==> flow/design.v (excerpt) <==
module division(input clk, input rst, input start, input [31:0] dividendo, divisor,
                output [31:0] cociente, residuo, output done);
Size in the first run: ~130 flip-flops, roughly 7100 sq um of cells after synthesis.
export LEC_CHECK = 0
export ABC_AREA = 1
export CAP_MARGIN = 30
export CORE_MARGIN = 2
export CORE_UTILIZATION = 70
export CTS_CLUSTER_DIAMETER = 233
export CTS_CLUSTER_SIZE = 72
export GPL_ROUTABILITY_DRIVEN = 0
export PLACE_DENSITY = 0.78
export SLEW_MARGIN = 20
create_clock -name core_clock -period 2.46 [get_ports {clk}]
run.sh (not shown) runs the stock make flow with config.mk's settings and CLKGATE_MAP_FILE=.
Next try:
CAP_MARGIN = 20   (was 30)
CORE_UTILIZATION = 68   (was 70)
CTS_CLUSTER_DIAMETER = unset   (was 233)
CTS_CLUSTER_SIZE = unset   (was 72)
GPL_ROUTABILITY_DRIVEN = unset   (was 0)
PLACE_DENSITY = 0.6   (was 0.78)
SETUP_SLACK_MARGIN = 0.61   (was unset)
After rerunning: The new run ran to the end with violations: setup timing. Wire length is higher by well over a third. Non-clock buffer count grows by 55. Setup slack gets worse by 0.38 ns.
Next try:
CORE_UTILIZATION = 72   (was 68)
CTS_CLUSTER_DIAMETER = 193   (was unset)
CTS_CLUSTER_SIZE = 95   (was unset)
SETUP_SLACK_MARGIN = 0.13   (was 0.61)
=>
- The new run produced a clean layout
- power is lower by a little under a tenth
- critical path depth is higher by 4
- via count is lower by about a fifth
Next try:
ABC_AREA = unset   (was 1)
CORE_UTILIZATION = 66   (was 72)
CTS_CLUSTER_DIAMETER = unset   (was 193)
CTS_CLUSTER_SIZE = unset   (was 95)
PLACE_DENSITY = unset   (was 0.6)
SETUP_SLACK_MARGIN = -0.19   (was 0.13)
Effect: This time the run produced a layout that fails on setup timing; flip-flop count does not change; cell count fell by 27%; non-clock buffer count rose by 35; first-iteration DRC count fell by 58%; clock-buffer cell count rose by 1; clock power rose by about 7%; critical path depth fell by 2; wire length fell by 20%; worst setup slack is worse by 0.30 ns; clock skew hardly moves.

* * *

run 1:
division again, from the RTL that the note above started with.
make LEC_CHECK=0 CAP_MARGIN=20 CORE_MARGIN=2 CORE_UTILIZATION=40 PLACE_DENSITY=0.6 SETUP_SLACK_MARGIN=1.24 SLEW_MARGIN=20 finish   # period 4.42 ns
Run 1 completed end to end with timing, DRC and antenna clean.
Here is what was changed in the inputs of run 2 compared with run 1.
# run 1
export LEC_CHECK = 0
export CAP_MARGIN = 20
export CORE_MARGIN = 2
export CORE_UTILIZATION = 40
export PLACE_DENSITY = 0.6
export SETUP_SLACK_MARGIN = 1.24
export SLEW_MARGIN = 20
create_clock -name core_clock -period 4.42 [get_ports {clk}]
# run 2
export LEC_CHECK = 0
export CAP_MARGIN = 20
export CORE_MARGIN = 2
export CORE_UTILIZATION = 58
export CTS_CLUSTER_SIZE = 21
export PLACE_DENSITY = 0.6
export SLEW_MARGIN = 20
create_clock -name core_clock -period 5.13 [get_ports {clk}]
--- outcome ---
NOTE: total instance count after detailed placement in run 2 falls short of that of run 1. Changes observed in run 2 relative to run 1: cell count decreased 7.5%; met1 wire length picked up an extra 15 um.
> inputs changed (run 2 -> run 3)
# run 2
export LEC_CHECK = 0
export CAP_MARGIN = 20
export CORE_MARGIN = 2
export CORE_UTILIZATION = 58
export CTS_CLUSTER_SIZE = 21
export PLACE_DENSITY = 0.6
export SLEW_MARGIN = 20
create_clock -name core_clock -period 5.13 [get_ports {clk}]
# run 3
export LEC_CHECK = 0
export CAP_MARGIN = 20
export CORE_MARGIN = 2
export CORE_UTILIZATION = 72
export CTS_CLUSTER_SIZE = 40
export SETUP_SLACK_MARGIN = 0.71
export SLEW_MARGIN = 20
create_clock -name core_clock -period 2.46 [get_ports {clk}]
--- outcome ---
The log for run 3 ends in clock tree synthesis (4_1_cts) with error DPL-0038, so the run never completed. Comparing run 2 with run 3, the synthesized chip area reported by yosys came out essentially unchanged. Floorplan check, run 3 vs run 2: die outline smaller in run 3. Taking run 2 as the reference point, the die boundary height of run 3 falls by about 10%. [compare] base=run 2 new=run 3: weighted congestion at the end of routability-driven global placement shows an increase of 0.12, die extent in x fell by 11 um, standard cell area after detailed placement went up.
Setup changes, run 3 to run 4
# run 3
export LEC_CHECK = 0
export CAP_MARGIN = 20
export CORE_MARGIN = 2
export CORE_UTILIZATION = 72
export CTS_CLUSTER_SIZE = 40
export SETUP_SLACK_MARGIN = 0.71
export SLEW_MARGIN = 20
create_clock -name core_clock -period 2.46 [get_ports {clk}]
# run 4
export LEC_CHECK = 0
export ABC_AREA = 1
export CAP_MARGIN = 20
export CORE_MARGIN = 2
export CORE_UTILIZATION = 68
export PLACE_DENSITY = 0.6
export SETUP_SLACK_MARGIN = 0.13
export SLEW_MARGIN = 20
create_clock -name core_clock -period 2.46 [get_ports {clk}]
Findings:
Run 4: done, clean on timing, DRC and antenna
Run 4 against run 3: floorplan die height +8.9 um; synthesized cell count grew by 285; total core area up 1900 sq um.
Between run 3 and run 4, the flow reports number of unique standard cell types used by synthesis decreasing by more than 10%.
In the tables for run 4 and run 3, die area reads higher with run 4.
Share of the synthesized netlist area taken by xor and xnor gates ended up 4.1 points lower on run 4 than on run 3.
Register share after synthesis (lower): run 4
Relative to run 4, the following input files were edited for run 5:
# run 4
export LEC_CHECK = 0
export ABC_AREA = 1
export CAP_MARGIN = 20
export CORE_MARGIN = 2
export CORE_UTILIZATION = 68
export PLACE_DENSITY = 0.6
export SETUP_SLACK_MARGIN = 0.13
export SLEW_MARGIN = 20
create_clock -name core_clock -period 2.46 [get_ports {clk}]
# run 5
export LEC_CHECK = 0
export CAP_MARGIN = 20
export CORE_MARGIN = 2
export CORE_UTILIZATION = 72
export CTS_CLUSTER_SIZE = 39
export SETUP_SLACK_MARGIN = -0.05
export SLEW_MARGIN = 20
create_clock -name core_clock -period 2.46 [get_ports {clk}]
Results
Final checks on run 5, whose flow otherwise completed, came back failing, citing setup timing.
| portion of the clock cycle consumed by the worst path in the final layout | run 5 vs run 4 | 24 points higher |
Run 4 vs run 5, start point of the critical path: shift_register[16] vs shift_register[19]
Final design area excluding fillers shrinks by a little under 10% when moving from run 4 to run 5.
[compare] base=run 4 new=run 5: die size fell about 16%, area share of buffers outside the clock network now larger, hold slack lost 0.0053 ns.
Compared with run 4, global-route wire length before repair in run 5 decreased by a few percent.
The final reports for run 5 and run 4 show pin count of the biggest net entering global routing lower in the former.
Run 5: post-synthesis cell count lower than run 4
Run 5 ended up with a lower maximum frequency from static timing analysis than run 4 did.
Power and IR drop assume default switching activity.
